--- run.sh ---
#!/bin/bash
# the make line also repeats each setting of config.mk as NAME=value (left out here)
make -C /OpenROAD-flow-scripts/flow DESIGN_CONFIG=/design/flow/config.mk WORK_HOME=/design/flow/orfs CLKGATE_MAP_FILE= finish
--- config.mk ---
export PLATFORM = sky130hd
export DESIGN_NAME = axi_dma_controller
export DESIGN_NICKNAME = axi_dma_controller
export VERILOG_FILES = /design/flow/design.v
export SDC_FILE = /design/flow/constraint.sdc
export NUM_CORES = 4
export LEC_CHECK = 0
export ABC_AREA = 1
export CAP_MARGIN = 35
export CORE_MARGIN = 3
export CORE_UTILIZATION = 31
export CTS_CLUSTER_DIAMETER = 227
export GPL_ROUTABILITY_DRIVEN = 0
export PLACE_DENSITY_LB_ADDON = 0.24
export SETUP_SLACK_MARGIN = 0.06
export SLEW_MARGIN = 20
--- constraint.sdc ---
create_clock -name core_clock -period 12.0 [get_ports {clk}]
set_input_delay 2.4000 -clock core_clock [delete_from_list [all_inputs] [get_ports {clk}]]
set_output_delay 2.4000 -clock core_clock [all_outputs]
set_load 0.01 [all_outputs]
--- design.v ---
package axi4_pkg;
    localparam LEN_BITS = 8;
    localparam SIZE_BITS = 3;
    localparam BURST_BITS = 2;
    localparam RESP_BITS = 2;
    typedef bit [LEN_BITS-1:0]  len_t;
    typedef bit [SIZE_BITS-1:0] size_t;
    typedef enum logic [BURST_BITS-1:0] {
        FIXED = 0,
        INCR = 1,
        WRAP = 2
    } burst_t;
    typedef enum logic [RESP_BITS-1:0] {
        OKAY   = 0,
        EXOKAY = 1,
        SLVERR = 2,
        DECERR = 3
    } resp_t;
endpackage
module rtl_sdpram # (
    parameter AWIDTH = 16,
    parameter DWIDTH = 64,
    parameter RAM_STYLE = "auto",
    parameter DOUTB_PIPELINE = 1
) (
    input                   clka,
    input                   ena,
    input  [AWIDTH-1:0]     addra,
    input  [DWIDTH-1:0]     dina,
    input                   clkb,
    input                   enb,
    input  [AWIDTH-1:0]     addrb,
    output [DWIDTH-1:0]     doutb
);
    localparam CASCADE_HEIGHT = 5;
    logic [DWIDTH-1:0]  doutb_int;
    logic [DWIDTH-1:0]  doutb_o;
    logic [DWIDTH-1:0]  memory[2**AWIDTH];
    always_ff @(posedge clka) begin
        if (ena)
            memory[addra] <= dina;
    end
    always_ff @(posedge clkb) begin
        if (enb)
            doutb_int <= memory[addrb];
    end
    if (DOUTB_PIPELINE) begin : gen_doutb_pipeline
        always_ff @(posedge clkb) begin
            doutb_o <= doutb_int;
        end    
    end else begin : gen_doutb_nopipeline
        assign doutb_o = doutb_int;
    end
    assign doutb = doutb_o;
endmodule
module generic_sync_fifo # (
    parameter DWIDTH = 64,
    parameter AWIDTH = 10,
    parameter RAM_STYLE = "auto",
    parameter ALMOST_EMPTY_THRESH = 2,
    parameter ALMOST_FULL_THRESH = 2**AWIDTH-2,
    parameter EARLY_READ = 1,
    parameter OUTPUT_PIPELINE = 0
) (
    input  logic                clk,
    input  logic                rst,
    input  logic                wvalid,
    output logic                wready,
    input  logic [DWIDTH-1:0]   wdata,
    output logic                walmost_full,
    output logic                rvalid,
    input  logic                rready,
    output logic [DWIDTH-1:0]   rdata,
    output logic                ralmost_empty,
    output logic [AWIDTH:0]     data_count
);
    if (ALMOST_EMPTY_THRESH <= 0 || ALMOST_EMPTY_THRESH >= 2**AWIDTH) begin
        $error("ALMOST_EMPTY_THRESH is not valid");
    end
    if (ALMOST_FULL_THRESH <= 0 || ALMOST_FULL_THRESH >= 2**AWIDTH) begin
        $error("ALMOST_FULL_THRESH is not valid");
    end
    logic                       mem_wen;
    logic [AWIDTH:0]            mem_waddr;
    logic [AWIDTH:0]            mem_waddr_next;
    logic                       mem_ren;
    logic [AWIDTH:0]            mem_raddr;
    logic [AWIDTH:0]            mem_raddr_next;
    rtl_sdpram # (
        .AWIDTH(AWIDTH),
        .DWIDTH(DWIDTH),
        .RAM_STYLE(RAM_STYLE),
        .DOUTB_PIPELINE(0)
    ) i_ram (
        .clka(clk),
        .ena(mem_wen),
        .addra(mem_waddr[AWIDTH-1:0]),
        .dina(wdata),
        .clkb(clk),
        .enb(EARLY_READ ? 1'b1 : mem_ren),
        .addrb(EARLY_READ ? mem_raddr_next[AWIDTH-1:0] : mem_raddr[AWIDTH-1:0]),
        .doutb(rdata)
    );
    logic                       wfull;
    assign                      wready = !wfull;
    assign                      mem_wen = wvalid && wready;
    assign                      mem_waddr_next = mem_wen ? mem_waddr + 1'b1 : mem_waddr;
    logic                       rempty;
if (EARLY_READ) begin
    assign                      rvalid = !rempty;
    assign                      mem_ren = rvalid && rready;
end else begin
    always_ff @(posedge clk or posedge rst) begin
        if (rst) begin
            rvalid <= 0;
        end else begin
            if (mem_ren) begin
                rvalid <= 1;
            end else if (rready) begin
                rvalid <= 0;
            end
        end
    end
    assign                      mem_ren = !rempty && !(rvalid && !rready);
end
    assign                      mem_raddr_next = mem_ren ? mem_raddr + 1'b1 : mem_raddr;
    assign                      data_count = mem_waddr - mem_raddr;
    always_ff @(posedge clk or posedge rst) begin
        if (rst) begin
            wfull <= 1;
            walmost_full <= 1;
        end else begin
            wfull <= {~mem_waddr_next[AWIDTH], mem_waddr_next[AWIDTH-1:0]} == mem_raddr;
            walmost_full <= data_count >= ALMOST_FULL_THRESH;  
        end
    end
    always_ff @(posedge clk or posedge rst) begin
        if (rst) begin
            rempty <= 1;
            ralmost_empty <= 1;
        end else begin
            rempty <= mem_waddr == mem_raddr_next;
            ralmost_empty <= data_count < ALMOST_EMPTY_THRESH;
        end
    end
    always_ff @(posedge clk or posedge rst) begin
        if (rst) begin
            mem_waddr <= '0;
            mem_raddr <= '0;
        end else begin
            if (mem_wen) begin
                mem_waddr <= mem_waddr + 1'b1;
            end
            if (mem_ren) begin
                mem_raddr <= mem_raddr + 1'b1;
            end
        end
    end
endmodule
module dmac_addr_gen # (
    parameter int ADDR_WD = 32,
    parameter int MAX_BURST_LEN = 16  
) (
    input [ADDR_WD-1:0]             req_addr,
    input [ADDR_WD-1:0]             req_length,
    input [axi4_pkg::SIZE_BITS-1:0] req_size,
    output [ADDR_WD-1:0]            next_addr,
    output [ADDR_WD-1:0]            next_length,
    output [axi4_pkg::LEN_BITS-1:0] burst_len,
    output                          req_last
);
    wire [ADDR_WD-1:0] aligned_len_bytes = (1 << ($clog2(MAX_BURST_LEN) + req_size)) - (req_addr & ((1 << ($clog2(MAX_BURST_LEN) + req_size)) - 1));
    wire [ADDR_WD-1:0] burst_len_bytes = aligned_len_bytes > req_length ? req_length : aligned_len_bytes;
    wire [ADDR_WD-1:0] aligned_req_addr = req_addr & ~((1 << req_size) - 1);
    wire [ADDR_WD-1:0] burst_len_trans = (req_addr + burst_len_bytes + ((1 << req_size) - 1) - aligned_req_addr) >> req_size;
    assign next_addr = req_addr + aligned_len_bytes;
    assign next_length = req_length - burst_len_bytes;
    assign req_last = next_length == 0;
    assign burst_len = burst_len_trans - 1;
endmodule
module dmac_read_req_gen # (
    parameter int ADDR_WD = 32,
    parameter int DATA_WD = 32,
    parameter int CHANNEL_COUNT = 8,  
    parameter int MAX_BURST_LEN = 16,  
    localparam int STRB_WD = DATA_WD / 8
) (
    input                               clk,
    input                               rst,
    input                               cmd_valid,
    output logic                        cmd_ready,
    input [ADDR_WD-1:0]                 cmd_src_addr,
    input [ADDR_WD-1:0]                 cmd_dst_addr,
    input [1:0]                         cmd_burst,
    input [ADDR_WD-1:0]                 cmd_len,
    input [2:0]                         cmd_size,
    output logic                        rd_req_valid,
    input                               rd_req_ready,
    output [ADDR_WD-1:0]                rd_req_addr,
    output [axi4_pkg::BURST_BITS-1:0]   rd_req_burst,
    output [axi4_pkg::LEN_BITS-1:0]     rd_req_len,
    output [axi4_pkg::SIZE_BITS-1:0]    rd_req_size,
    output                              cmd_out_valid,
    input                               cmd_out_ready,
    output [$clog2(ADDR_WD/8)-1:0]      cmd_out_src_offset,
    output [ADDR_WD-1:0]                cmd_out_dst_addr,
    output [1:0]                        cmd_out_burst,
    output [ADDR_WD-1:0]                cmd_out_len,
    output [2:0]                        cmd_out_size
);
    logic cmd_blocking;
    logic cmd_out_blocking;
    logic rd_req_fired;
    logic cmd_out_fired;
    logic [ADDR_WD-1:0] next_addr;
    logic [ADDR_WD-1:0] next_length;
    logic [axi4_pkg::LEN_BITS-1:0] burst_len;
    logic               req_last;
    logic [ADDR_WD-1:0]                 rd_req_addr_reg;
    logic [ADDR_WD-1:0]                 rd_req_length_reg;
    logic [axi4_pkg::BURST_BITS-1:0]    rd_req_burst_reg;
    logic [axi4_pkg::SIZE_BITS-1:0]     rd_req_size_reg;
    logic                               rd_req_last;
    logic                               rd_req_last_reg;
    dmac_addr_gen # (
        .ADDR_WD(ADDR_WD),
        .MAX_BURST_LEN(MAX_BURST_LEN)  
    ) i_addr_gen (
        .req_addr(rd_req_addr_reg),
        .req_length(rd_req_length_reg),
        .req_size(rd_req_size_reg),
        .next_addr,
        .next_length,
        .burst_len,
        .req_last
    );
    assign cmd_ready = (!rd_req_valid || (rd_req_ready && rd_req_last)) && 
        (( cmd_out_ready) || cmd_out_fired);
    always_ff @(posedge clk or posedge rst) begin
        if (rst) begin
            cmd_blocking <= 0;
        end else begin
            if (cmd_valid && !cmd_ready) begin
                cmd_blocking <= 1;
            end else if (cmd_ready) begin
                cmd_blocking <= 0;
            end
        end
    end
    always_ff @(posedge clk or posedge rst) begin
        if (rst) begin
            cmd_out_blocking <= 0;
        end else begin
            if (cmd_out_valid && !cmd_out_ready) begin
                cmd_out_blocking <= 1;
            end else if (cmd_out_ready) begin
                cmd_out_blocking <= 0;
            end
        end
    end
    always_ff @(posedge clk or posedge rst) begin
        if (rst) begin
            rd_req_fired <= 0;
        end else begin
            if (cmd_valid && cmd_ready) begin
                rd_req_fired <= 0;
            end else if (rd_req_valid && rd_req_ready) begin
                rd_req_fired <= 1;
            end
        end
    end
    always_ff @(posedge clk or posedge rst) begin
        if (rst) begin
            rd_req_addr_reg <= '0;
            rd_req_length_reg <= '0;
            rd_req_burst_reg <= '0;
            rd_req_size_reg <= '0;
            rd_req_last_reg <= 0;
        end else begin
            if (cmd_valid && cmd_ready || cmd_valid && !rd_req_valid && !rd_req_last ) begin
                rd_req_addr_reg   <= cmd_src_addr;
                rd_req_length_reg <= cmd_len;
                rd_req_burst_reg  <= cmd_burst;
                rd_req_size_reg   <= cmd_size;
                rd_req_last_reg       <= req_last;
            end else if (rd_req_valid && rd_req_ready) begin  
                rd_req_addr_reg   <= next_addr;
                rd_req_length_reg <= next_length;
                rd_req_last_reg       <= req_last;
            end
        end
    end
    assign rd_req_last = req_last;
    always_ff @(posedge clk or posedge rst) begin
        if (rst) begin
            rd_req_valid <= 0;
        end else begin
            if (cmd_valid && cmd_ready || cmd_valid && !rd_req_valid && !rd_req_last ) begin
                rd_req_valid <= 1;
            end else if (rd_req_valid  && rd_req_ready && rd_req_last) begin
                rd_req_valid <= 0;
            end
        end
    end
    assign rd_req_addr  = rd_req_addr_reg;
    assign rd_req_burst = rd_req_burst_reg;
    assign rd_req_len   = burst_len;
    assign rd_req_size  = rd_req_size_reg;
    always_ff @(posedge clk or posedge rst) begin
        if (rst) begin
            cmd_out_fired <= 0;
        end else begin
            if (cmd_valid && cmd_ready)
                cmd_out_fired <= 0;
            else if (cmd_out_valid && cmd_out_ready)
                cmd_out_fired <= 1;
        end
    end
    assign cmd_out_valid = cmd_valid && !cmd_out_fired;
    assign cmd_out_src_offset = cmd_src_addr[$clog2(ADDR_WD/8)-1:0];
    assign cmd_out_dst_addr = cmd_dst_addr;
    assign cmd_out_burst = cmd_burst;
    assign cmd_out_len = cmd_len;
    assign cmd_out_size = cmd_size;
endmodule
module dmac_read_initiator # (
    parameter integer ADDR_WD = 32,
    parameter integer DATA_WD = 32,
    parameter int CHANNEL_COUNT = 8,  
    parameter int MAX_BURST_LEN = 16,  
    localparam integer STRB_WD = DATA_WD / 8
) (
    input                               clk,
    input                               rst,
    input                               rd_req_valid,
    output                              rd_req_ready,
    input [ADDR_WD-1:0]                 rd_req_addr,
    input [axi4_pkg::BURST_BITS-1:0]    rd_req_burst,
    input [axi4_pkg::LEN_BITS-1:0]      rd_req_len,
    input [axi4_pkg::SIZE_BITS-1:0]     rd_req_size,
    output logic                        m_axi_arvalid,
    input                               m_axi_arready,
    output logic [ADDR_WD-1:0]          m_axi_araddr,
    output logic [7:0]                  m_axi_arlen,
    output logic [2:0]                  m_axi_arsize,
    output logic [1:0]                  m_axi_arburst
);
    assign m_axi_arvalid = rd_req_valid;
    assign rd_req_ready  = m_axi_arready;
    assign m_axi_araddr  = rd_req_addr;
    assign m_axi_arlen   = rd_req_len;
    assign m_axi_arsize  = rd_req_size;
    assign m_axi_arburst = rd_req_burst;
endmodule
module dmac_read_handler # (
    parameter int ADDR_WD = 32,
    parameter int DATA_WD = 32,
    parameter int CHANNEL_COUNT = 8,  
    parameter int MAX_BURST_LEN = 16,  
    localparam int STRB_WD = DATA_WD / 8
) (
    input                               clk,
    input                               rst,
    output                              data_out_valid,
    input                               data_out_ready,
    output [DATA_WD-1:0]                data_out,
    output                              data_out_last,
    output                              rd_resp_valid,
    input wire                          m_axi_rvalid,
    output wire                         m_axi_rready,
    input wire [DATA_WD-1:0]            m_axi_rdata,
    input wire [1:0]                    m_axi_rresp,
    input wire                          m_axi_rlast
);
    assign data_out_valid = m_axi_rvalid;
    assign m_axi_rready = data_out_ready;
    assign data_out_last = m_axi_rlast;
    assign data_out = m_axi_rdata;
    assign rd_resp_valid = m_axi_rvalid && m_axi_rready && m_axi_rlast;
endmodule
module dmac_read # (
    parameter int ADDR_WD = 32,
    parameter int DATA_WD = 32,
    parameter int CHANNEL_COUNT = 8,  
    parameter int MAX_BURST_LEN = 16,  
    localparam int STRB_WD = DATA_WD / 8
) (
    input                               clk,
    input                               rst,
    input                               cmd_valid,
    output logic                        cmd_ready,
    input [ADDR_WD-1:0]                 cmd_src_addr,
    input [ADDR_WD-1:0]                 cmd_dst_addr,
    input [1:0]                         cmd_burst,
    input [ADDR_WD-1:0]                 cmd_len,
    input [2:0]                         cmd_size,
    output                              cmd_out_valid,
    input                               cmd_out_ready,
    output [$clog2(ADDR_WD/8)-1:0]      cmd_out_src_offset,
    output [ADDR_WD-1:0]                cmd_out_dst_addr,
    output [1:0]                        cmd_out_burst,
    output [ADDR_WD-1:0]                cmd_out_len,
    output [2:0]                        cmd_out_size,
    output                              data_out_valid,
    input                               data_out_ready,
    output [DATA_WD-1:0]                data_out,
    output                              data_out_last,
    output wire                         m_axi_arvalid,
    output wire [ADDR_WD-1:0]           m_axi_araddr,
    output wire [7:0]                   m_axi_arlen,
    output wire [2:0]                   m_axi_arsize,
    output wire [1:0]                   m_axi_arburst,
    input wire                          m_axi_arready,
    input wire                          m_axi_rvalid,
    input wire [DATA_WD-1:0]            m_axi_rdata,
    input wire [1:0]                    m_axi_rresp,
    input wire                          m_axi_rlast,
    output wire                         m_axi_rready
);
    logic                               rd_req_valid;
    logic                               rd_req_ready;
    logic [ADDR_WD-1:0]                 rd_req_addr;
    logic [axi4_pkg::BURST_BITS-1:0]    rd_req_burst;
    logic [axi4_pkg::LEN_BITS-1:0]      rd_req_len;
    logic [axi4_pkg::SIZE_BITS-1:0]     rd_req_size;
    dmac_read_req_gen # (
        .ADDR_WD(ADDR_WD),
        .DATA_WD(DATA_WD),
        .CHANNEL_COUNT(CHANNEL_COUNT),  
        .MAX_BURST_LEN(MAX_BURST_LEN)  
    ) i_req_gen (
        .clk,
        .rst,
        .cmd_valid,
        .cmd_ready,
        .cmd_src_addr,
        .cmd_dst_addr,
        .cmd_burst,
        .cmd_len,
        .cmd_size,
        .rd_req_valid,
        .rd_req_ready,
        .rd_req_addr,
        .rd_req_burst,
        .rd_req_len,
        .rd_req_size,
        .cmd_out_valid,
        .cmd_out_ready,
        .cmd_out_src_offset,
        .cmd_out_dst_addr,
        .cmd_out_burst,
        .cmd_out_len,
        .cmd_out_size
    );
    dmac_read_initiator # (
        .ADDR_WD(ADDR_WD),
        .DATA_WD(DATA_WD),
        .CHANNEL_COUNT(CHANNEL_COUNT),  
        .MAX_BURST_LEN(MAX_BURST_LEN)  
    ) i_initiator (
        .clk,
        .rst,
        .rd_req_valid,
        .rd_req_ready,
        .rd_req_addr,
        .rd_req_burst,
        .rd_req_len,
        .rd_req_size,
        .m_axi_arvalid,
        .m_axi_araddr,
        .m_axi_arlen,
        .m_axi_arsize,
        .m_axi_arburst,
        .m_axi_arready
    );
    dmac_read_handler # (
        .ADDR_WD(ADDR_WD),
        .DATA_WD(DATA_WD),
        .CHANNEL_COUNT(CHANNEL_COUNT),  
        .MAX_BURST_LEN(MAX_BURST_LEN)  
    ) i_handler (
        .clk,
        .rst,
        .data_out_valid,
        .data_out_ready,
        .data_out,
        .data_out_last,
        .rd_resp_valid(),
        .m_axi_rvalid,
        .m_axi_rdata,
        .m_axi_rresp,
        .m_axi_rlast,
        .m_axi_rready
    );
endmodule
module dmac_buffer # (
    parameter int ADDR_WD = 32,
    parameter int DATA_WD = 32,
    parameter int CHANNEL_COUNT = 8,  
    parameter int MAX_BURST_LEN = 16  
) (
    input clk,
    input rst,
    input                           cmd_in_valid,
    output logic                    cmd_in_ready,
    input [$clog2(ADDR_WD/8)-1:0]   cmd_in_src_offset,
    input [ADDR_WD-1:0]             cmd_in_dst_addr,
    input [1:0]                     cmd_in_burst,
    input [ADDR_WD-1:0]             cmd_in_len,
    input [2:0]                     cmd_in_size,
    input                           data_in_valid,
    output                          data_in_ready,
    input [DATA_WD-1:0]             data_in,
    input                           data_in_last,
    output                          cmd_out_valid,
    input                           cmd_out_ready,
    output [$clog2(ADDR_WD/8)-1:0]  cmd_out_src_offset,
    output [ADDR_WD-1:0]            cmd_out_dst_addr,
    output [1:0]                    cmd_out_burst,
    output [ADDR_WD-1:0]            cmd_out_len,
    output [2:0]                    cmd_out_size,
    output                          data_out_valid,
    input                           data_out_ready,
    output [DATA_WD-1:0]            data_out,
    output                          data_out_last
);
    localparam int CMD_WIDTH = $clog2(ADDR_WD/8) + ADDR_WD + 2 + ADDR_WD + 3;
    wire [CMD_WIDTH-1:0] cmd_in = {cmd_in_src_offset, cmd_in_dst_addr, cmd_in_burst, cmd_in_len, cmd_in_size};
    wire [CMD_WIDTH-1:0] cmd_out;
    assign {cmd_out_src_offset, cmd_out_dst_addr, cmd_out_burst, cmd_out_len, cmd_out_size} = cmd_out;
    generic_sync_fifo # (
        .DWIDTH(CMD_WIDTH),
        .AWIDTH(3)
    ) i_cmd_buf (
        .clk,
        .rst,
        .wvalid(cmd_in_valid),
        .wready(cmd_in_ready),
        .wdata (cmd_in),
        .walmost_full(),
        .rvalid(cmd_out_valid),
        .rready(cmd_out_ready),
        .rdata (cmd_out),
        .ralmost_empty(),
        .data_count()
    );
    generic_sync_fifo # (
        .DWIDTH(DATA_WD + 1),
        .AWIDTH($clog2(MAX_BURST_LEN) + 1)
    ) i_data_buf (
        .clk,
        .rst,
        .wvalid(data_in_valid),
        .wready(data_in_ready),
        .wdata ({data_in, data_in_last}),
        .walmost_full(),
        .rvalid(data_out_valid),
        .rready(data_out_ready),
        .rdata ({data_out, data_out_last}),
        .ralmost_empty(),
        .data_count()
    );
endmodule
module dmac_write_req_gen # (
    parameter int ADDR_WD = 32,
    parameter int DATA_WD = 32,
    parameter int CHANNEL_COUNT = 8,  
    parameter int MAX_BURST_LEN = 16,  
    localparam int STRB_WD = DATA_WD / 8
) (
    input                           clk,
    input                           rst,
    input                           cmd_in_valid,
    output logic                    cmd_in_ready,
    input [$clog2(ADDR_WD/8)-1:0]   cmd_in_src_offset,
    input [ADDR_WD-1:0]             cmd_in_dst_addr,
    input [1:0]                     cmd_in_burst,
    input [ADDR_WD-1:0]             cmd_in_len,
    input [2:0]                     cmd_in_size,
    output logic                        wr_req_valid,
    input                               wr_req_ready,
    output [ADDR_WD-1:0]                wr_req_addr,
    output [axi4_pkg::BURST_BITS-1:0]   wr_req_burst,
    output [axi4_pkg::LEN_BITS-1:0]     wr_req_len,
    output [$clog2(ADDR_WD/8)-1:0]      wr_req_data_offset,  
    output [axi4_pkg::SIZE_BITS-1:0]    wr_req_size,
    output                              wr_req_last
);
    logic cmd_blocking;
    logic wr_req_fired;
    logic cmd_out_fired;
    logic [ADDR_WD-1:0] next_addr;
    logic [ADDR_WD-1:0] next_length;
    logic [axi4_pkg::LEN_BITS-1:0] burst_len;
    logic               req_last;
    logic [ADDR_WD-1:0]                 wr_req_addr_reg;
    logic [ADDR_WD-1:0]                 wr_req_length_reg;
    logic [axi4_pkg::BURST_BITS-1:0]    wr_req_burst_reg;
    logic [$clog2(ADDR_WD/8)-1:0]       wr_req_data_offset_reg;
    logic [axi4_pkg::SIZE_BITS-1:0]     wr_req_size_reg;
    dmac_addr_gen # (
        .ADDR_WD(ADDR_WD),
        .MAX_BURST_LEN(MAX_BURST_LEN)  
    ) i_addr_gen (
        .req_addr(wr_req_addr_reg),
        .req_length(wr_req_length_reg),
        .req_size(wr_req_size_reg),
        .next_addr,
        .next_length,
        .burst_len,
        .req_last
    );
    assign cmd_in_ready = (wr_req_ready && wr_req_last) || !wr_req_valid;
    always_ff @(posedge clk or posedge rst) begin
        if (rst) begin
            cmd_blocking <= 0;
        end else begin
            if (cmd_in_valid && !cmd_in_ready) begin
                cmd_blocking <= 1;
            end else if (cmd_in_ready) begin
                cmd_blocking <= 0;
            end
        end
    end
    always_ff @(posedge clk or posedge rst) begin
        if (rst) begin
            wr_req_fired <= 0;
        end else begin
            if (cmd_in_valid && cmd_in_ready) begin
                wr_req_fired <= 0;
            end else if (wr_req_valid && wr_req_ready) begin
                wr_req_fired <= 1;
            end
        end
    end
    always_ff @(posedge clk or posedge rst) begin
        if (rst) begin
            wr_req_addr_reg <= '0;
            wr_req_length_reg <= '0;
            wr_req_burst_reg <= '0;
            wr_req_data_offset_reg <= '0;
            wr_req_size_reg <= '0;
        end else begin
            if (cmd_in_valid && cmd_in_ready || cmd_in_valid && !wr_req_valid ) begin
                wr_req_addr_reg   <= cmd_in_dst_addr;
                wr_req_length_reg <= cmd_in_len;
                wr_req_burst_reg  <= cmd_in_burst;
                wr_req_data_offset_reg <= cmd_in_src_offset;
                wr_req_size_reg   <= cmd_in_size;
            end else if (wr_req_valid && wr_req_ready) begin  
                wr_req_addr_reg   <= next_addr;
                wr_req_length_reg <= next_length;
            end
        end
    end
    assign wr_req_last = req_last;
    always_ff @(posedge clk or posedge rst) begin
        if (rst) begin
            wr_req_valid <= 0;
        end else begin
            if (cmd_in_valid)
                wr_req_valid <= 1;
            else if (wr_req_valid  && wr_req_ready && wr_req_last)
                wr_req_valid <= 0;
        end
    end
    assign wr_req_addr  = wr_req_addr_reg;
    assign wr_req_burst = wr_req_burst_reg;
    assign wr_req_len   = burst_len;
    assign wr_req_data_offset = wr_req_data_offset_reg;
    assign wr_req_size  = wr_req_size_reg;
endmodule
module dmac_write_initiator # (
    parameter int ADDR_WD = 32,
    parameter int DATA_WD = 32,
    parameter int CHANNEL_COUNT = 8,  
    parameter int MAX_BURST_LEN = 16,  
    localparam int STRB_WD = DATA_WD / 8
) (
    input                               clk,
    input                               rst,
    input                               wr_req_valid,
    output                              wr_req_ready,
    input [ADDR_WD-1:0]                 wr_req_addr,
    input [axi4_pkg::BURST_BITS-1:0]    wr_req_burst,
    input [axi4_pkg::LEN_BITS-1:0]      wr_req_len,
    input [$clog2(ADDR_WD/8)-1:0]       wr_req_data_offset,  
    input [axi4_pkg::SIZE_BITS-1:0]     wr_req_size,
    input                               wr_req_last,  
    input                               data_in_valid,
    output logic                        data_in_ready,
    input  [DATA_WD-1:0]                data_in,
    input                               data_in_last,
    output logic                m_axi_awvalid,
    input wire                  m_axi_awready,
    output logic [ADDR_WD-1:0]  m_axi_awaddr,
    output logic [7:0]          m_axi_awlen,
    output logic [2:0]          m_axi_awsize,
    output logic [1:0]          m_axi_awburst,
    output logic                m_axi_wvalid,
    input wire                  m_axi_wready,
    output logic [DATA_WD-1:0]  m_axi_wdata,
    output logic [STRB_WD-1:0]  m_axi_wstrb,
    output logic                m_axi_wlast
);
    localparam MAX_BURST_BYTES = MAX_BURST_LEN * (ADDR_WD / 8);
    logic wr_req_blocking;
    wire  aw_active = m_axi_awvalid;
    logic wr_active;
    always_ff @(posedge clk or posedge rst) begin
        if (rst) begin
            wr_req_blocking <= 0;
        end else begin
            if (wr_req_valid && !wr_req_ready) begin
                wr_req_blocking <= 1;
            end else if (wr_req_ready) begin
                wr_req_blocking <= 0;
            end
        end
    end
    always_ff @(posedge clk or posedge rst) begin
        if(rst) begin
            wr_active <= 0;
        end else begin
            if (wr_req_valid && wr_req_ready) begin
                wr_active <= 1;
            end else if (m_axi_wvalid && m_axi_wready && m_axi_wlast) begin
                wr_active <= 0;
            end
        end
    end
    assign wr_req_ready = !(aw_active && !m_axi_awready) && !(wr_active && !(m_axi_wvalid && m_axi_wready && m_axi_wlast));
    logic               data_in_q_valid;
    logic [DATA_WD-1:0] data_in_q;
    logic [$clog2(ADDR_WD/8):0] data_shift_bytes;
    logic [$clog2(ADDR_WD/8):0] data_shift_bytes_reg;
    wire  wr_delay = wr_req_data_offset > wr_req_addr[$clog2(ADDR_WD/8)-1:0];  
    logic wr_delay_reg;
    wire  wr_delay_all = !wr_req_blocking ? wr_delay : wr_delay_reg;
    logic wr_delay_done;
    assign data_shift_bytes[$clog2(ADDR_WD/8)]     = data_shift_bytes[$clog2(ADDR_WD/8)-1:0] == 0;
    assign data_shift_bytes[$clog2(ADDR_WD/8)-1:0] = wr_req_data_offset - wr_req_addr[$clog2(ADDR_WD/8)-1:0];
    always_ff @(posedge clk or posedge rst) begin
        if(rst) begin
            data_in_q_valid <= 0;
            data_in_q <= '0;
        end else begin
            if (data_in_valid && data_in_ready) begin
                data_in_q_valid <= 1;
            end else if (m_axi_wvalid && m_axi_wready) begin
                data_in_q_valid <= data_in_valid;
            end
            if (data_in_valid && data_in_ready) begin
                data_in_q <= data_in;
            end
        end
    end
    always_ff @(posedge clk or posedge rst) begin
        if (rst) begin
            data_shift_bytes_reg <= '0;
        end else begin
            if (wr_req_valid && !wr_req_blocking) begin
                data_shift_bytes_reg <= data_shift_bytes;
            end
        end
    end
    always_ff @(posedge clk or posedge rst) begin
        if (rst) begin
            wr_delay_reg <= 0;
        end else begin
            if (wr_req_valid && !wr_req_blocking) begin
                wr_delay_reg <= wr_delay;
            end
        end
    end
    always_comb begin
        data_in_ready =   m_axi_wready;
        if (!wr_active || m_axi_wvalid && m_axi_wlast && (m_axi_awvalid && !m_axi_awready)) begin
            data_in_ready = 0;
        end
        if (wr_req_valid && wr_req_ready)
            data_in_ready = 1;
    end
    always_ff @(posedge clk or posedge rst) begin
        if(rst) begin
            m_axi_awvalid <= 0;
            m_axi_awlen <= '0;
            m_axi_awaddr <= '0;
            m_axi_awsize <= '0;
            m_axi_awburst <= '0;
        end else begin
            if (wr_req_valid && wr_req_ready) begin
                m_axi_awvalid <= 1;
                m_axi_awaddr  <= wr_req_addr;
                m_axi_awlen   <= wr_req_len;
                m_axi_awsize  <= wr_req_size;
                m_axi_awburst <= wr_req_burst;
            end else if (m_axi_awready) begin
                m_axi_awvalid <= 0;
            end
        end
    end
    logic [$clog2(MAX_BURST_BYTES)-1:0] wr_counter;
    always_ff @(posedge clk or posedge rst) begin
        if(rst) begin
            wr_counter <= '0;
        end else begin
            if (wr_req_valid && wr_req_ready) begin
                wr_counter <= wr_req_len;
            end else if (m_axi_wvalid && m_axi_wready && !m_axi_wlast) begin
                wr_counter <= wr_counter - 1;
            end
        end
    end
    logic wr_waiting_data;  
    always_ff @(posedge clk or posedge rst) begin
        if (rst) begin
            wr_waiting_data <= 0;
        end else begin
            if (wr_req_valid && wr_req_ready || wr_waiting_data) begin
                wr_waiting_data <= !(data_in_valid && data_in_ready && (wr_delay_all ? data_in_q_valid : 1));
            end
        end
    end
    always_ff @(posedge clk or posedge rst) begin
        if (rst) begin
            m_axi_wvalid <= 0;
        end else begin
            if (wr_req_valid && wr_req_ready || wr_waiting_data) begin
                m_axi_wvalid <= data_in_valid && data_in_ready && (wr_delay_all ? data_in_q_valid : 1);
            end else if (m_axi_wvalid && m_axi_wready && m_axi_wlast) begin
                m_axi_wvalid <= 0;
            end else if (wr_active) begin
                m_axi_wvalid <= (m_axi_wvalid && !m_axi_wready) || (data_in_valid && data_in_ready);
            end
        end
    end
    always_ff @(posedge clk or posedge rst) begin
        if (rst) begin
            m_axi_wstrb <= '0;
        end else begin
            m_axi_wstrb <= '1;
        end
    end
    always_ff @(posedge clk or posedge rst) begin
        if (rst) begin
            m_axi_wlast <= 0;
        end else begin
            if (wr_req_valid && wr_req_ready) begin
                m_axi_wlast <= wr_req_len == 0;
            end else if (m_axi_wvalid && m_axi_wready) begin
                m_axi_wlast <= wr_counter == 1;
            end
        end
    end
    always_ff @(posedge clk) begin
        if (data_in_valid && data_in_ready) begin
            m_axi_wdata <= {data_in, data_in_q} >> ({3'b0, data_shift_bytes_reg} << 3);
        end
    end
endmodule
module dmac_write_handler # (
    parameter int ADDR_WD = 32,
    parameter int DATA_WD = 32,
    parameter int CHANNEL_COUNT = 8,  
    parameter int MAX_BURST_LEN = 16,  
    localparam int STRB_WD = DATA_WD / 8
) (
    input                       clk,
    input                       rst,
    input wire                  m_axi_bvalid,
    input wire [1:0]            m_axi_bresp,
    output wire                 m_axi_bready
);
  assign m_axi_bready = 1;
endmodule
module dmac_write # (
    parameter int ADDR_WD = 32,
    parameter int DATA_WD = 32,
    parameter int CHANNEL_COUNT = 8,  
    parameter int MAX_BURST_LEN = 16,  
    localparam int STRB_WD = DATA_WD / 8
) (
    input                           clk,
    input                           rst,
    input                           cmd_in_valid,
    output logic                    cmd_in_ready,
    input [$clog2(ADDR_WD/8)-1:0]   cmd_in_src_offset,
    input [ADDR_WD-1:0]             cmd_in_dst_addr,
    input [1:0]                     cmd_in_burst,
    input [ADDR_WD-1:0]             cmd_in_len,
    input [2:0]                     cmd_in_size,
    input                           data_in_valid,
    output                          data_in_ready,
    input  [DATA_WD-1:0]            data_in,
    input                           data_in_last,
    output wire                 m_axi_awvalid,
    output wire [ADDR_WD-1:0]   m_axi_awaddr,
    output wire [7:0]           m_axi_awlen,
    output wire [2:0]           m_axi_awsize,
    output wire [1:0]           m_axi_awburst,
    input wire                  m_axi_awready,
    output wire                 m_axi_wvalid,
    output wire [DATA_WD-1:0]   m_axi_wdata,
    output wire [STRB_WD-1:0]   m_axi_wstrb,
    output wire                 m_axi_wlast,
    input wire                  m_axi_wready,
    input wire                  m_axi_bvalid,
    input wire [1:0]            m_axi_bresp,
    output wire                 m_axi_bready
);
    logic                               wr_req_valid;
    logic                               wr_req_ready;
    logic [ADDR_WD-1:0]                 wr_req_addr;
    logic [axi4_pkg::BURST_BITS-1:0]    wr_req_burst;
    logic [axi4_pkg::LEN_BITS-1:0]      wr_req_len;
    logic [$clog2(ADDR_WD/8)-1:0]       wr_req_data_offset;
    logic [axi4_pkg::SIZE_BITS-1:0]     wr_req_size;
    logic                               wr_req_last;
    dmac_write_req_gen # (
        .ADDR_WD(ADDR_WD),
        .DATA_WD(DATA_WD),
        .CHANNEL_COUNT(CHANNEL_COUNT),  
        .MAX_BURST_LEN(MAX_BURST_LEN)  
    ) i_req_gen (
        .clk,
        .rst,
        .cmd_in_valid,
        .cmd_in_ready,
        .cmd_in_src_offset,
        .cmd_in_dst_addr,
        .cmd_in_burst,
        .cmd_in_len,
        .cmd_in_size,
        .wr_req_valid,
        .wr_req_ready,
        .wr_req_addr,
        .wr_req_burst,
        .wr_req_len,
        .wr_req_data_offset,
        .wr_req_size,
        .wr_req_last
    );
    dmac_write_initiator # (
        .ADDR_WD(32),
        .DATA_WD(32),
        .CHANNEL_COUNT(8),  
        .MAX_BURST_LEN(16)  
    ) i_initiator (
        .clk,
        .rst,
        .wr_req_valid,
        .wr_req_ready,
        .wr_req_addr,
        .wr_req_burst,
        .wr_req_len,
        .wr_req_data_offset,
        .wr_req_size,
        .wr_req_last,
        .data_in_valid,
        .data_in_ready,
        .data_in,
        .data_in_last,
        .m_axi_awvalid,
        .m_axi_awaddr,
        .m_axi_awlen,
        .m_axi_awsize,
        .m_axi_awburst,
        .m_axi_awready,
        .m_axi_wvalid,
        .m_axi_wdata,
        .m_axi_wstrb,
        .m_axi_wlast,
        .m_axi_wready
    );
    dmac_write_handler # (
        .ADDR_WD(32),
        .DATA_WD(32),
        .CHANNEL_COUNT(8),  
        .MAX_BURST_LEN(16)  
    ) i_handler (
        .clk,
        .rst,
        .m_axi_bvalid,
        .m_axi_bresp,
        .m_axi_bready
    );
endmodule
module axi_dma_controller #(
    parameter int ADDR_WD = 32,
    parameter int DATA_WD = 32,
    parameter int CHANNEL_COUNT = 8,  
    parameter int MAX_BURST_LEN = 16,  
    localparam int STRB_WD = DATA_WD / 8
) (
    input wire                    clk,
    input wire                    rst,
    input wire                    cmd_valid,
    input wire [ADDR_WD-1:0]      cmd_src_addr,
    input wire [ADDR_WD-1:0]      cmd_dst_addr,
    input wire [1:0]              cmd_burst,
    input wire [ADDR_WD-1:0]      cmd_len,
    input wire [2:0]              cmd_size,
    output wire                   cmd_ready,
    output wire                   M_AXI_ARVALID,
    output wire [ADDR_WD-1:0]     M_AXI_ARADDR,
    output wire [7:0]             M_AXI_ARLEN,
    output wire [2:0]             M_AXI_ARSIZE,
    output wire [1:0]             M_AXI_ARBURST,
    input wire                    M_AXI_ARREADY,
    input wire                    M_AXI_RVALID,
    input wire [DATA_WD-1:0]      M_AXI_RDATA,
    input wire [1:0]              M_AXI_RRESP,
    input wire                    M_AXI_RLAST,
    output wire                   M_AXI_RREADY,
    output wire                   M_AXI_AWVALID,
    output wire [ADDR_WD-1:0]     M_AXI_AWADDR,
    output wire [7:0]             M_AXI_AWLEN,
    output wire [2:0]             M_AXI_AWSIZE,
    output wire [1:0]             M_AXI_AWBURST,
    input wire                    M_AXI_AWREADY,
    output wire                   M_AXI_WVALID,
    output wire [DATA_WD-1:0]     M_AXI_WDATA,
    output wire [STRB_WD-1:0]     M_AXI_WSTRB,
    output wire                   M_AXI_WLAST,
    input wire                    M_AXI_WREADY,
    input wire                    M_AXI_BVALID,
    input wire [1:0]              M_AXI_BRESP,
    output wire                   M_AXI_BREADY
);
    logic                           buf_cmd_in_valid;
    logic                           buf_cmd_in_ready;
    logic [$clog2(ADDR_WD/8)-1:0]   buf_cmd_in_src_offset;
    logic [ADDR_WD-1:0]             buf_cmd_in_dst_addr;
    logic [1:0]                     buf_cmd_in_burst;
    logic [ADDR_WD-1:0]             buf_cmd_in_len;
    logic [2:0]                     buf_cmd_in_size;
    logic                           buf_cmd_out_valid;
    logic                           buf_cmd_out_ready;
    logic [$clog2(ADDR_WD/8)-1:0]   buf_cmd_out_src_offset;
    logic [ADDR_WD-1:0]             buf_cmd_out_dst_addr;
    logic [1:0]                     buf_cmd_out_burst;
    logic [ADDR_WD-1:0]             buf_cmd_out_len;
    logic [2:0]                     buf_cmd_out_size;
    logic                           buf_data_in_valid;
    logic                           buf_data_in_ready;
    logic [DATA_WD-1:0]             buf_data_in;
    logic                           buf_data_in_last;
    logic                           buf_data_out_valid;
    logic                           buf_data_out_ready;
    logic [DATA_WD-1:0]             buf_data_out;
    logic                           buf_data_out_last;
    dmac_read # (
        .ADDR_WD(ADDR_WD),
        .DATA_WD(DATA_WD),
        .CHANNEL_COUNT(CHANNEL_COUNT),  
        .MAX_BURST_LEN(MAX_BURST_LEN)  
    ) i_rd (
        .clk,
        .rst,
        .cmd_valid,
        .cmd_ready,
        .cmd_src_addr,
        .cmd_dst_addr,
        .cmd_burst,
        .cmd_len,
        .cmd_size,
        .cmd_out_valid(buf_cmd_in_valid),
        .cmd_out_ready(buf_cmd_in_ready),
        .cmd_out_src_offset(buf_cmd_in_src_offset),
        .cmd_out_dst_addr(buf_cmd_in_dst_addr),
        .cmd_out_burst(buf_cmd_in_burst),
        .cmd_out_len(buf_cmd_in_len),
        .cmd_out_size(buf_cmd_in_size),
        .data_out_valid(buf_data_in_valid),
        .data_out_ready(buf_data_in_ready),
        .data_out(buf_data_in),
        .data_out_last(buf_data_in_last),
        .m_axi_arvalid(M_AXI_ARVALID),
        .m_axi_araddr(M_AXI_ARADDR),
        .m_axi_arlen(M_AXI_ARLEN),
        .m_axi_arsize(M_AXI_ARSIZE),
        .m_axi_arburst(M_AXI_ARBURST),
        .m_axi_arready(M_AXI_ARREADY),
        .m_axi_rvalid(M_AXI_RVALID),
        .m_axi_rdata(M_AXI_RDATA),
        .m_axi_rresp(M_AXI_RRESP),
        .m_axi_rlast(M_AXI_RLAST),
        .m_axi_rready(M_AXI_RREADY)
    );
    dmac_buffer # (
        .ADDR_WD(ADDR_WD),
        .DATA_WD(DATA_WD),
        .CHANNEL_COUNT(CHANNEL_COUNT)
    ) i_buf(
        .clk,
        .rst,
        .cmd_in_valid(buf_cmd_in_valid),
        .cmd_in_ready(buf_cmd_in_ready),
        .cmd_in_src_offset(buf_cmd_in_src_offset),
        .cmd_in_dst_addr(buf_cmd_in_dst_addr),
        .cmd_in_burst(buf_cmd_in_burst),
        .cmd_in_len(buf_cmd_in_len),
        .cmd_in_size(buf_cmd_in_size),
        .data_in_valid(buf_data_in_valid),
        .data_in_ready(buf_data_in_ready),
        .data_in(buf_data_in),
        .data_in_last(buf_data_in_last),
        .cmd_out_valid(buf_cmd_out_valid),
        .cmd_out_ready(buf_cmd_out_ready),
        .cmd_out_src_offset(buf_cmd_out_src_offset),
        .cmd_out_dst_addr(buf_cmd_out_dst_addr),
        .cmd_out_burst(buf_cmd_out_burst),
        .cmd_out_len(buf_cmd_out_len),
        .cmd_out_size(buf_cmd_out_size),
        .data_out_valid(buf_data_out_valid),
        .data_out_ready(buf_data_out_ready),
        .data_out(buf_data_out),
        .data_out_last(buf_data_out_last)
    );
    dmac_write # (
        .ADDR_WD(ADDR_WD),
        .DATA_WD(DATA_WD),
        .CHANNEL_COUNT(CHANNEL_COUNT),  
        .MAX_BURST_LEN(MAX_BURST_LEN)  
    ) i_wr (
        .clk,
        .rst,
        .cmd_in_valid(buf_cmd_out_valid),
        .cmd_in_ready(buf_cmd_out_ready),
        .cmd_in_src_offset(buf_cmd_out_src_offset),
        .cmd_in_dst_addr(buf_cmd_out_dst_addr),
        .cmd_in_burst(buf_cmd_out_burst),
        .cmd_in_len(buf_cmd_out_len),
        .cmd_in_size(buf_cmd_out_size),
        .data_in_valid(buf_data_out_valid),
        .data_in_ready(buf_data_out_ready),
        .data_in(buf_data_out),
        .data_in_last(buf_data_out_last),
        .m_axi_awvalid(M_AXI_AWVALID),
        .m_axi_awaddr(M_AXI_AWADDR),
        .m_axi_awlen(M_AXI_AWLEN),
        .m_axi_awsize(M_AXI_AWSIZE),
        .m_axi_awburst(M_AXI_AWBURST),
        .m_axi_awready(M_AXI_AWREADY),
        .m_axi_wvalid(M_AXI_WVALID),
        .m_axi_wdata(M_AXI_WDATA),
        .m_axi_wstrb(M_AXI_WSTRB),
        .m_axi_wlast(M_AXI_WLAST),
        .m_axi_wready(M_AXI_WREADY),
        .m_axi_bvalid(M_AXI_BVALID),
        .m_axi_bresp(M_AXI_BRESP),
        .m_axi_bready(M_AXI_BREADY)
    );
    if (ADDR_WD % 8 != 0) $error("ADDR_WD is not multiple of 8");
    if (DATA_WD % 8 != 0) $error("DATA_WD is not multiple of 8");
    if (2 ** $clog2(ADDR_WD / 8) != ADDR_WD / 8) $error("ADDR_WD is not power of 2");
    if (2 ** $clog2(DATA_WD / 8) != DATA_WD / 8) $error("DATA_WD is not power of 2");
    if (2 ** $clog2(MAX_BURST_LEN) != MAX_BURST_LEN) $error("MAX_BURST_LEN is not power of 2");
    if (MAX_BURST_LEN <= 0 || MAX_BURST_LEN > 256)   $error("MAX_BURST_LEN is invalid");
endmodule
==> results of run 1 <==
[timing repair]
action / CTS / global route
hold buffers: 0 / 0
setup buffers: 4 / 3
resized: 3 / 37
pin swaps: 2 / 3
setup endpoints to repair: 7 / 8
[final cells by class]
class,instances,area [um2],share of cell area (%)
diodes,12,30.0,0.0272
clock buffers,289,6060,5.49
clock inverters,117,1100,1.00
inverters,1211,4580,4.15
multi-input cells,5816,31100,28.2
flip-flops and latches,1989,57400,52.1
well taps,3978,4980,4.51
repair buffers,477,4990,4.53
[layer usage]
metal  GRT usage (%)  routed length [um]  vias to the layer above
li1                -                   -                    32964
met1            25.0              131000                    34055
met2            29.8              135000                     1946
met3            2.44               16300                      420
met4            4.84                7530                        2
met5               0                  13                        -
[per-stage QoR]
step                std cells  utilization (%)  cell area [um2]
floorplan                9513                -            94700
global placement        13418             33.7           102000
detailed placement      13451             33.9           103000
CTS                     13861             36.2           110000
global route            13884             36.4           110000
finish                  13889             36.4           110000
==> out/results.txt, run 1 <==
CP Depth - 44
Final Setup Violations - 0
Post-Syn Area - 0.0946 mm2
FMAX - 88.1 MHz
Seq pwr - 9.00 mW
Highest-power group - combinational cells
NetSw - 15.9 mW
Setup crit start - i_rd.i_req_gen.rd_req_size_reg[1]
Leak Pwr - 44.4 nW
GRT overflow - 0
Critical path startpoint category - flip-flop
Via-per-instance ratio - 5.00
Pre-CTS setup slack - 462 ps
TritonCTS clock tree - built
Worst hold slack - 426 ps
First-pass GRT wire length - 431000 um
Power density cells - 315 mW/mm2
CP arrival - 8950 ps
Top cells by area - edfxtp_1 (52%), nand2_1 (7.1%), dfrtp_1 (6.8%), o21ai_0 (5.0%), inv_1 (4.7%)
Slew Viols, Final - 0
Syn Inst Count - 9482
Max Cap Viol - 0
CP delay by family, top - simple AND/OR/NAND/NOR gates
I/O Pins - 279
Average wire per standard cell - 20.9 um
Switching Share - 45.9%
Largest combinational cell category by area - simple AND/OR/NAND/NOR gates
Clock network fraction of design power - 19.3%
Synth Area in Adders - 3.87%
Critical Path Sink - M_AXI_ARLEN[5]
Crit path buf inv count - 5
Final min period - 11350 ps
Worst reg2reg startpoint - i_wr.i_req_gen.wr_req_size_reg[0]
Ys cells - 9482
Synth cell types - 65
Clock group - 6.70 mW
Total negative setup slack - 0 ps
Die Size - 0.312 mm2
Iteration-0 DRC count of the detailed router - 5358
Final hold vios - 0
Total power - 34.7 mW
Aoi share - 11.3%
Die height - 558 um
Status - finished clean
Combinational share of power - 54.8%
CP max stage cell - clkdlybuf4s50_1
Synth mux share - 0.0212%
Pin count of the biggest net entering global routing - 170
Post-DP HPWL - 180000 um
Initial antenna violation count - 34
Via count - 69387
Combinational power - 19.0 mW
Register area share after synthesis - 60.7%
CTS Buffer Depth - 4
Worst-Skew Late Latency - 930 ps
Cell mode on critical path - nand2_1
Max incr delay on CP - 580 ps
Crit end category - output pin
Unrepaired setup endpoints after global routing - no
Flops after synth - 1989
Worst Hold End - i_wr.i_req_gen.wr_req_size_reg[2]
Root buf cell - clkbuf_16
Final critical-path setup slack - 651 ps
Router iterations before antenna repair - 8
Dominant cell by count in the synthesized netlist - nand2_1
Max VDD drop - 837 uV
Chip width - 558 um
Reg2reg end - i_buf.i_cmd_buf.i_ram.doutb_int[25]
Simple-Gate Area Share - 15.6%
Clock transition at path regs - 70 ps
Area reported by Yosys stat - 0.0946 mm2
Sequential power share - 25.9%
Yosys warning count - 7
Async set-reset flop share out of synthesis - 13.2%
Number of synthesized flops with an enable pin - 1624
Num Clock Sinks - 1989
# rows - 202
Number of global-route vias before repair - 67031
DRC - 0
Tool warning count - 67
H-tree levels - 4
Number of port buffers - 271
Top cells by count - nand2_1 (1785), edfxtp_1 (1624), inv_1 (1194)
WHS Path Cells - 2
Least-Margin Pin Slew - 952 ps
Num CTS Buffers - 219
Slew headroom - 36.5%
XOR/XNOR Area Share - 1.38%
Avg Inst Size Synth - 9.97 um2
Hold crit path type - reg -> reg
FF-to-FF path depth - 54
Core ar. - 0.303 mm2
Most common reg cell - edfxtp_1
Clock Skews - 114 ps
Power Internal - 18.8 mW
Reg2reg setup slack - 1960 ps
Final Cycle Share - 94.6%
Worst Path Max Fanout - 20
Fin nets - 10136
CP Class - reg -> out
WP data required - 9600 ps
Area Growth Syn to Fin - 16.6%
Routed WL - 290000 um
Area share, top type - 51.6%
Fillers - 29974
Pre-Place Util - 31.2%
Synth area leader - edfxtp_1
Routed Antenna Nets - 0
Global-route total usage across every layer - 18.1%
Worst Hold Launch - i_buf.i_cmd_buf.i_ram.doutb_int[2]
==> run 2: changes to the inputs <==
ABC_AREA = default   (was 1)
CAP_MARGIN = 20   (was 35)
CORE_MARGIN = 2   (was 3)
CORE_UTILIZATION = 68   (was 31)
CTS_CLUSTER_DIAMETER = default   (was 227)
CTS_CLUSTER_SIZE = 15   (was default)
GPL_ROUTABILITY_DRIVEN = default   (was 0)
PLACE_DENSITY_LB_ADDON = default   (was 0.24)
SETUP_SLACK_MARGIN = default   (was 0.06)
clock period = 9.28 ns   (was 12.0 ns; I/O delays follow)
==> run 2 against run 1 <==
  * The layout now fails its checks (max-capacitance violations, max-slew violations, negative setup slack)
  * Flip-flop count unchanged
  * Register-to-register slack worse by 3400 ps
  * Area after synthesis fell by 1.5%
  * Count of clock-buffer cells in the layout down 24
  * Cell count is 32% lower
  * Sequential share of layout area down 2.7 points
  * First-iteration DRC count went up to 2.5 times the previous value
  * Routed wire length is 17% higher
  * Cell area up 5.6%
  * Total power grew 52%
  * Largest cell class unchanged
==> out/results.txt, run 2 <==
Max Cap Viol - 1
Pin count of the biggest net entering global routing - 123
Flops after synth - 1989
Clock transition at path regs - 60 ps
Area reported by Yosys stat - 0.0932 mm2
Die Size - 0.140 mm2
Status - complete, but fails checks
Top cells by count - edfxtp_1 (1624), nand2_1 (507), mux4_2 (344)
Async set-reset flop share out of synthesis - 13.2%
Leak Pwr - 43.2 nW
Number of port buffers - 271
Via count - 70763
TritonCTS clock tree - built
Top cells by area - edfxtp_1 (52%), mux4_2 (8.3%), dfrtp_1 (6.9%), mux2_2 (3.5%), ha_1 (3.3%)
Via-per-instance ratio - 7.49
Final hold vios - 0
Avg Inst Size Synth - 14.7 um2
Post-DP HPWL - 168000 um
CP arrival - 9070 ps
Critical path startpoint category - flip-flop
Crit path buf inv count - 7
Router iterations before antenna repair - 12
Chip width - 374 um
Switching Share - 42.0%
Slew Viols, Final - 4
# rows - 135
Die height - 374 um
Clock network fraction of design power - 15.7%
Fillers - 5840
Final critical-path setup slack - -1650 ps
Power Internal - 30.5 mW
Max VDD drop - 640 uV
Clock group - 8.28 mW
Cell mode on critical path - a21o_1
Most common reg cell - edfxtp_1
Seq pwr - 11.9 mW
Clock Skews - 83.2 ps
Unrepaired setup endpoints after global routing - yes
Worst Hold Launch - i_wr.i_initiator.m_axi_awaddr[8]
Logic area - 0.0369 mm2
Number of synthesized flops with an enable pin - 1624
Syn Inst Count - 6355
Max incr delay on CP - 500 ps
Tool warning count - 54
WHS Path Cells - 2
Critical Path Sink - cmd_ready
Area share, top type - 52.3%
Average wire per standard cell - 35.9 um
Least-Margin Pin Slew - 1740 ps
Final Setup Violations - 157
Synth area leader - edfxtp_1
Root buf cell - clkbuf_16
Core Util, Final - 85.7%
Yosys warning count - 7
FMAX - 91.5 MHz
Reg2reg setup slack - -1440 ps
Setup crit start - i_rd.i_req_gen.rd_req_size_reg[0]
Post-Syn Area - 0.0932 mm2
Hold crit path type - reg -> reg
Simple-Gate Area Share - 5.94%
Worst reg2reg startpoint - i_wr.i_req_gen.wr_req_size_reg[2]
Ys cells - 6355
NetSw - 22.1 mW
Slew headroom - -16.4%
Highest-power group - combinational cells
Worst hold slack - 472 ps
Aoi share - 10.3%
Global-route total usage across every layer - 44.2%
Final Cycle Share - 118%
Routed WL - 339000 um
Combinational share of power - 61.7%
Num CTS Buffers - 192
Number of global-route vias before repair - 67871
FF-to-FF path depth - 49
Initial antenna violation count - 38
Sequential power share - 22.6%
GP Congestion - 0.918
Area Growth Syn to Fin - 24.9%
Register area share after synthesis - 61.6%
DRC - 0
Routed Antenna Nets - 0
CP max stage cell - nor4_2
I/O Pins - 279
CP Depth - 43
First-pass GRT wire length - 454000 um
Synth mux share - 13.8%
Worst Path Max Fanout - 8
Reg2reg end - i_buf.i_cmd_buf.i_ram.doutb_int[14]
Largest combinational cell category by area - multiplexers
Dominant cell by count in the synthesized netlist - edfxtp_1
Synth cell types - 109
XOR/XNOR Area Share - 1.80%
Num Clock Sinks - 1989
CTS Buffer Depth - 3
Flop area - 0.0574 mm2
Crit end category - output pin
CP delay by family, top - AND-OR/OR-AND gates
Pre-Place Util - 68.6%
GRT overflow - 0
Iteration-0 DRC count of the detailed router - 13542
Final min period - 10930 ps
H-tree levels - 4
CP Class - reg -> out
Worst-Skew Late Latency - 920 ps
Combinational power - 32.5 mW
Core ar. - 0.136 mm2
WP data required - 7420 ps
Power density cells - 453 mW/mm2
Synth Area in Adders - 3.94%
Worst Hold End - i_wr.i_initiator.m_axi_awaddr[8]
Layout violations - max-capacitance violations, max-slew violations, negative setup slack
Fin nets - 7897
run 2: final cells by class:
| type | instances | share of cell area, % |
|---|---|---|
| clock buffers | 265 | 4.62 |
| repair buffers | 1266 | 10.7 |
| inverters | 223 | 0.730 |
| clock inverters | 97 | 0.986 |
| flip-flops and latches | 1989 | 49.3 |
| diodes | 25 | 0.0537 |
| multi-input cells | 3803 | 31.7 |
| well taps | 1781 | 1.91 |
run 2: per-stage QoR:
step	instance area [um2]	TNS [ps]	setup slack (ps)	total power [mW]	std cells
global route	116000	-187750	-1930	54.4	9435
CTS	114000	-47560	-1240	48.6	9322
global placement	104000	-86810	-1070	37.5	8826
finish	116000	-157870	-1650	52.7	9449
floorplan	94000	-14970	-230	27.7	6386
detailed placement	104000	-112940	-1170	38.4	8829
run 2: repair_timing:
| item | 4_1_cts | 5_1_grt |
|---|---|---|
| pin swaps | 242 | 219 |
| gates cloned | 34 | 21 |
| buffers inserted | 116 | 106 |
| hold buffers | 0 | 0 |
| resized | 374 | 418 |
| setup endpoints to repair | 166 | 204 |
run 2: routing by layer:
layer | track usage, % | wire length [um] | part of all wire [%] | up-vias
met5 | 0 | 381 | 0.11 | -
met4 | 25.7 | 30400 | 9.0 | 30
met3 | 12.6 | 50500 | 15 | 2179
met2 | 67.9 | 151000 | 45 | 7158
met1 | 57.0 | 107000 | 31 | 34065
li1 | - | - | - | 27331
==> run 3: changes to the inputs <==
CORE_UTILIZATION = 40   (was 68)
CTS_CLUSTER_SIZE = default   (was 15)
clock period = 7.41 ns   (was 9.28 ns; I/O delays follow)
==> run 3 against run 2 <==
  * Global-route usage decreased by 21 points
  * Synthesized cell count unchanged
  * Via count decreased by 12%
  * Largest power group unchanged
  * Fails layout checks on negative setup slack
  * Cell area increased by 2.9%
  * Clock skew increased by 25 ps
  * Highest routed layer unchanged
  * Count of clock-buffer cells in the layout increased by 11
==> out/results.txt, run 3 <==
Status - complete, but fails checks
Layout violations - negative setup slack
Top cells by area - edfxtp_1 (52%), mux4_2 (8.3%), dfrtp_1 (6.9%), mux2_2 (3.5%), ha_1 (3.3%)
Reg2reg end - i_buf.i_cmd_buf.i_ram.doutb_int[14]
Tool warning count - 53
Met1 Use GR - 32.7%
Worst-Skew Late Latency - 930 ps
Fillers - 19161
Clock transition at path regs - 60 ps
Area Growth Syn to Fin - 28.5%
Worst reg2reg startpoint - i_wr.i_req_gen.wr_req_size_reg[1]
Reg2reg setup slack - -2440 ps
Hold crit path type - reg -> reg
Worst Hold Launch - i_wr.i_initiator.m_axi_awaddr[20]
Power Internal - 39.1 mW
Number of port buffers - 271
Least-Margin Pin Slew - 1120 ps
Clock Skews - 108 ps
Yosys warning count - 7
Post-DP HPWL - 181000 um
Root buf cell - clkbuf_16
Iteration-0 DRC count of the detailed router - 6688
Initial antenna violation count - 40
Chip width - 487 um
Combinational share of power - 60.2%
CP delay by family, top - AND-OR/OR-AND gates
Area reported by Yosys stat - 0.0932 mm2
TritonCTS clock tree - built
Fin nets - 8047
Synth cell types - 109
Final Setup Violations - 243
Max VDD drop - 1530 uV
XOR/XNOR Area Share - 1.80%
Synth area leader - edfxtp_1
Clock network fraction of design power - 16.9%
CP arrival - 8850 ps
H-tree levels - 4
NetSw - 24.7 mW
Critical path startpoint category - flip-flop
Leak Pwr - 44.3 nW
Synth mux share - 13.8%
Total power - 63.8 mW
Via count - 62379
Max Cap Viol - 0
Crit path buf inv count - 6
Dominant cell by count in the synthesized netlist - edfxtp_1
Avg Inst Size Synth - 14.7 um2
Fin cells - 10867
Final Cycle Share - 139%
Slew headroom - 25.2%
Routed Antenna Nets - 0
Crit end category - output pin
Cell mode on critical path - a21oi_2
CP Class - reg -> out
CTS Buffer Depth - 3
Post-Syn Area - 0.0932 mm2
Core Util, Final - 51.6%
Power density cells - 533 mW/mm2
CP max stage cell - mux4_2
Highest-power group - combinational cells
Simple-Gate Area Share - 5.94%
FMAX - 96.8 MHz
Pre-Place Util - 40.2%
Area share, top type - 52.3%
Flops after synth - 1989
Switching Share - 38.7%
Combinational power - 38.4 mW
Average wire per standard cell - 26.3 um
Pin count of the biggest net entering global routing - 116
GR peak layer - met2
Die Size - 0.237 mm2
Num Clock Sinks - 1989
Placed cells - 10259
FF-to-FF path depth - 54
Via-per-instance ratio - 5.74
Core ar. - 0.232 mm2
Register area share after synthesis - 61.6%
Ys cells - 6355
Number of global-route vias before repair - 62276
Critical Path Sink - M_AXI_ARLEN[6]
First-pass GRT wire length - 417000 um
Seq pwr - 14.6 mW
Worst Path Max Fanout - 6
Largest combinational cell category by area - multiplexers
Pre-CTS setup slack - -3050 ps
Final min period - 10330 ps
CP Depth - 49
Async set-reset flop share out of synthesis - 13.2%
Grt met3 use - 3.91%
DRC - 0
Synth Area in Adders - 3.94%
CTS hold repair buffers - 0
Syn Inst Count - 6355
Worst Hold End - i_wr.i_initiator.m_axi_awaddr[20]
WP data required - 5930 ps
Setup crit start - i_rd.i_req_gen.rd_req_addr_reg[0]
I/O Pins - 279
Die height - 487 um
Unrepaired setup endpoints after global routing - yes
Sequential power share - 22.9%
Max incr delay on CP - 560 ps
Final hold vios - 0
Slew Viols, Final - 0
WHS Path Cells - 2
Aoi share - 10.3%
GRT overflow - 0
Most common reg cell - edfxtp_1
Routed WL - 286000 um
Final critical-path setup slack - -2920 ps
Number of synthesized flops with an enable pin - 1624
Router iterations before antenna repair - 9
Num CTS Buffers - 208
Top cells by count - edfxtp_1 (1624), nand2_1 (507), mux4_2 (344)
Met2 track demand over resource - 38.2%
Clock group - 10.8 mW
# rows - 177
GP Congestion - 0.917
Global-route total usage across every layer - 23.7%
run 3: area by class of cell:
type	count	area [um2]	share of cell area [%]
diodes	17	42.5	0.0355
clock buffers	276	5710	4.77
clock inverters	116	1480	1.23
inverters	223	857	0.716
multi-input cells	3804	36700	30.7
flip-flops and latches	1989	57400	47.9
well taps	3043	3810	3.18
repair buffers	1399	13700	11.4
run 3: what timing repair did:
item                       4_1_cts  5_1_grt
cloned                          48        6
setup endpoints to repair      243      243
resized                        369      270
pin swaps                      219      189
setup buffers                  121       64
run 3: layer usage:
layer	up-vias	routed length (um)
met2	2246	136000
met3	460	19700
met1	31923	121000
li1	27730	-
met5	-	133
met4	20	9170
run 3: metrics by stage:
step / instance area, um2 / hold slack [ps] / TNS, ps
floorplan: 94700 / 402 / -312060
detailed placement: 107000 / 462 / -564800
CTS: 118000 / 476 / -441680
global placement: 107000 / 455 / -548280
finish: 120000 / 470 / -451470
global route: 120000 / 493 / -534970
==> run 4: changes to the inputs <==
CELL_PAD_IN_SITES_DETAIL_PLACEMENT = 1   (was default)
CORE_ASPECT_RATIO = 1.17   (was default)
CORE_MARGIN = 9   (was 2)
CORE_UTILIZATION = 28   (was 40)
GPL_ROUTABILITY_DRIVEN = 0   (was default)
GPL_TIMING_DRIVEN = 1   (was default)
MAX_ROUTING_LAYER = met5   (was default)
PLACE_DENSITY = 0.41   (was default)
SETUP_SLACK_MARGIN = 1.08   (was default)
clock period = 6.42 ns   (was 7.41 ns; I/O delays follow)
==> run 4 against run 3 <==
  * Still fails the layout checks on negative setup slack
  * Register-to-register slack worse by 1300 ps
  * Sequential share of layout area down 1.7 points
  * Core utilization down 14 points
  * Sequential power up 16%
  * Area after synthesis unchanged
  * Via count up 0.95%
  * Hold slack better by 2.7 ps
  * Cell count up 14%
  * Cell area up 3.8%
  * Setup slack worse by 850 ps
  * Critical path type is now reg -> reg
==> out/results.txt, run 4 <==
Syn Inst Count - 6355
Final critical-path setup slack - -3770 ps
FF-to-FF path depth - 53
Register area share after synthesis - 61.6%
XOR/XNOR Area Share - 1.80%
Total negative setup slack - -833060 ps
Reg2reg end - i_rd.i_req_gen.rd_req_length_reg[3]
Worst Path Max Fanout - 13
Ys cells - 6355
Post-Syn Area - 0.0932 mm2
Via-per-instance ratio - 5.08
Area share, top type - 52.3%
Clock transition at path regs - 60 ps
CTS Buffer Depth - 4
Synth cell types - 109
Max incr delay on CP - 410 ps
Router iterations before antenna repair - 9
Total power - 76.5 mW
Number of global-route vias before repair - 67071
Routed Antenna Nets - 0
Final min period - 10190 ps
FMAX - 98.1 MHz
Via count - 62974
Final hold vios - 0
Slew headroom - 27.4%
Critical path startpoint category - flip-flop
Number of port buffers - 271
Fillers - 33746
Num Clock Sinks - 1989
Final Setup Violations - 243
Clock group - 12.7 mW
Placed cells - 11648
Logic area - 0.0373 mm2
Top cells by area - edfxtp_1 (52%), mux4_2 (8.3%), dfrtp_1 (6.9%), mux2_2 (3.5%), ha_1 (3.3%)
Synth area leader - edfxtp_1
Synth mux share - 13.8%
Core ar. - 0.331 mm2
Die Size - 0.354 mm2
CP max stage cell - dfrtp_2
Die height - 642 um
Dominant cell by count in the synthesized netlist - edfxtp_1
Synth Area in Adders - 3.94%
Average wire per standard cell - 27.2 um
Area Growth Syn to Fin - 33.3%
Flop area - 0.0574 mm2
Combinational power - 46.9 mW
Unrepaired setup endpoints after global routing - yes
Max VDD drop - 1520 uV
Area reported by Yosys stat - 0.0932 mm2
Iteration-0 DRC count of the detailed router - 4725
TritonCTS clock tree - built
Global-route total usage across every layer - 18.3%
Most common reg cell - edfxtp_1
Initial antenna violation count - 47
Num CTS Buffers - 224
CP delay by family, top - buffers and inverters
CP arrival - 10890 ps
Power density cells - 615 mW/mm2
# rows - 228
Worst-Skew Late Latency - 930 ps
Final Cycle Share - 159%
Status - complete, but fails checks
Pre-Place Util - 28.2%
Critical Path Sink - i_rd.i_req_gen.rd_req_length_reg[3]
Fin cells - 12397
Largest combinational cell category by area - multiplexers
Crit end category - flip-flop
Sequential power share - 22.1%
CP Depth - 53
Routed WL - 338000 um
WP data required - 7110 ps
Crit path buf inv count - 23
CTS hold repair buffers - 0
Clock network fraction of design power - 16.6%
Layout violations - negative setup slack
Yosys warning count - 7
Clock Skews - 126 ps
Aoi share - 10.3%
Number of synthesized flops with an enable pin - 1624
Worst Hold Launch - i_wr.i_initiator.wr_delay_reg
GRT overflow - 0
Worst reg2reg startpoint - i_rd.i_req_gen.rd_req_addr_reg[0]
Power Internal - 46.3 mW
Core Util, Final - 37.6%
Fin nets - 8243
Max Cap Viol - 0
Leak Pwr - 45.8 nW
Pin count of the biggest net entering global routing - 141
Slew Viols, Final - 0
Combinational share of power - 61.3%
DRC - 0
Root buf cell - clkbuf_16
Switching Share - 39.5%
Avg Inst Size Synth - 14.7 um2
CP Class - reg -> reg
NetSw - 30.2 mW
Least-Margin Pin Slew - 1090 ps
Worst hold slack - 473 ps
Seq pwr - 16.9 mW
Reg2reg setup slack - -3770 ps
Top cells by count - edfxtp_1 (1624), nand2_1 (507), mux4_2 (344)
Flops after synth - 1989
Setup crit start - i_rd.i_req_gen.rd_req_addr_reg[0]
H-tree levels - 4
Async set-reset flop share out of synthesis - 13.2%
Chip width - 551 um
Post-DP HPWL - 216000 um
WHS Path Cells - 1
First-pass GRT wire length - 483000 um
Hold crit path type - reg -> reg
Simple-Gate Area Share - 5.94%
Worst Hold End - i_wr.i_initiator.wr_delay_reg
Cell mode on critical path - buf_6
I/O Pins - 279
Highest-power group - combinational cells
Tool warning count - 50
-- run 4: layer usage --
metal | track usage [%] | wire [um] | vias up
li1 | - | - | 28127
met1 | 23.9 | 146000 | 33152
met2 | 31.8 | 168000 | 1199
met3 | 2.52 | 13200 | 472
met4 | 4.69 | 10200 | 24
met5 | 0 | 149 | -
-- run 4: metrics by stage --
| stage | instance area (um2) | setup WS [ps] |
|---|---|---|
| after floorplan | 94700 | -2960 |
| after global placement | 110000 | -3660 |
| after detailed placement | 110000 | -3870 |
| after CTS | 121000 | -3970 |
| after global routing | 124000 | -4320 |
| final | 124000 | -3770 |
-- run 4: area by class of cell --
| cell class | instances | share of cell area, % |
|---|---|---|
| multi-input combinational | 3802 | 30.1 |
| inverter | 223 | 0.688 |
| tap | 4370 | 4.40 |
| clock inverter | 133 | 0.876 |
| clock buffer | 289 | 4.89 |
| sequential | 1989 | 46.2 |
| timing repair buffer | 1581 | 12.9 |
| antenna | 10 | 0.0201 |
-- run 4: what timing repair did --
action	CTS	global route
gates resized	485	354
pin swaps	301	205
cloned	42	17
setup buffers	155	103
setup endpoints to repair	243	243
Power figures rest on the tool's default switching activity, not on a simulated workload.
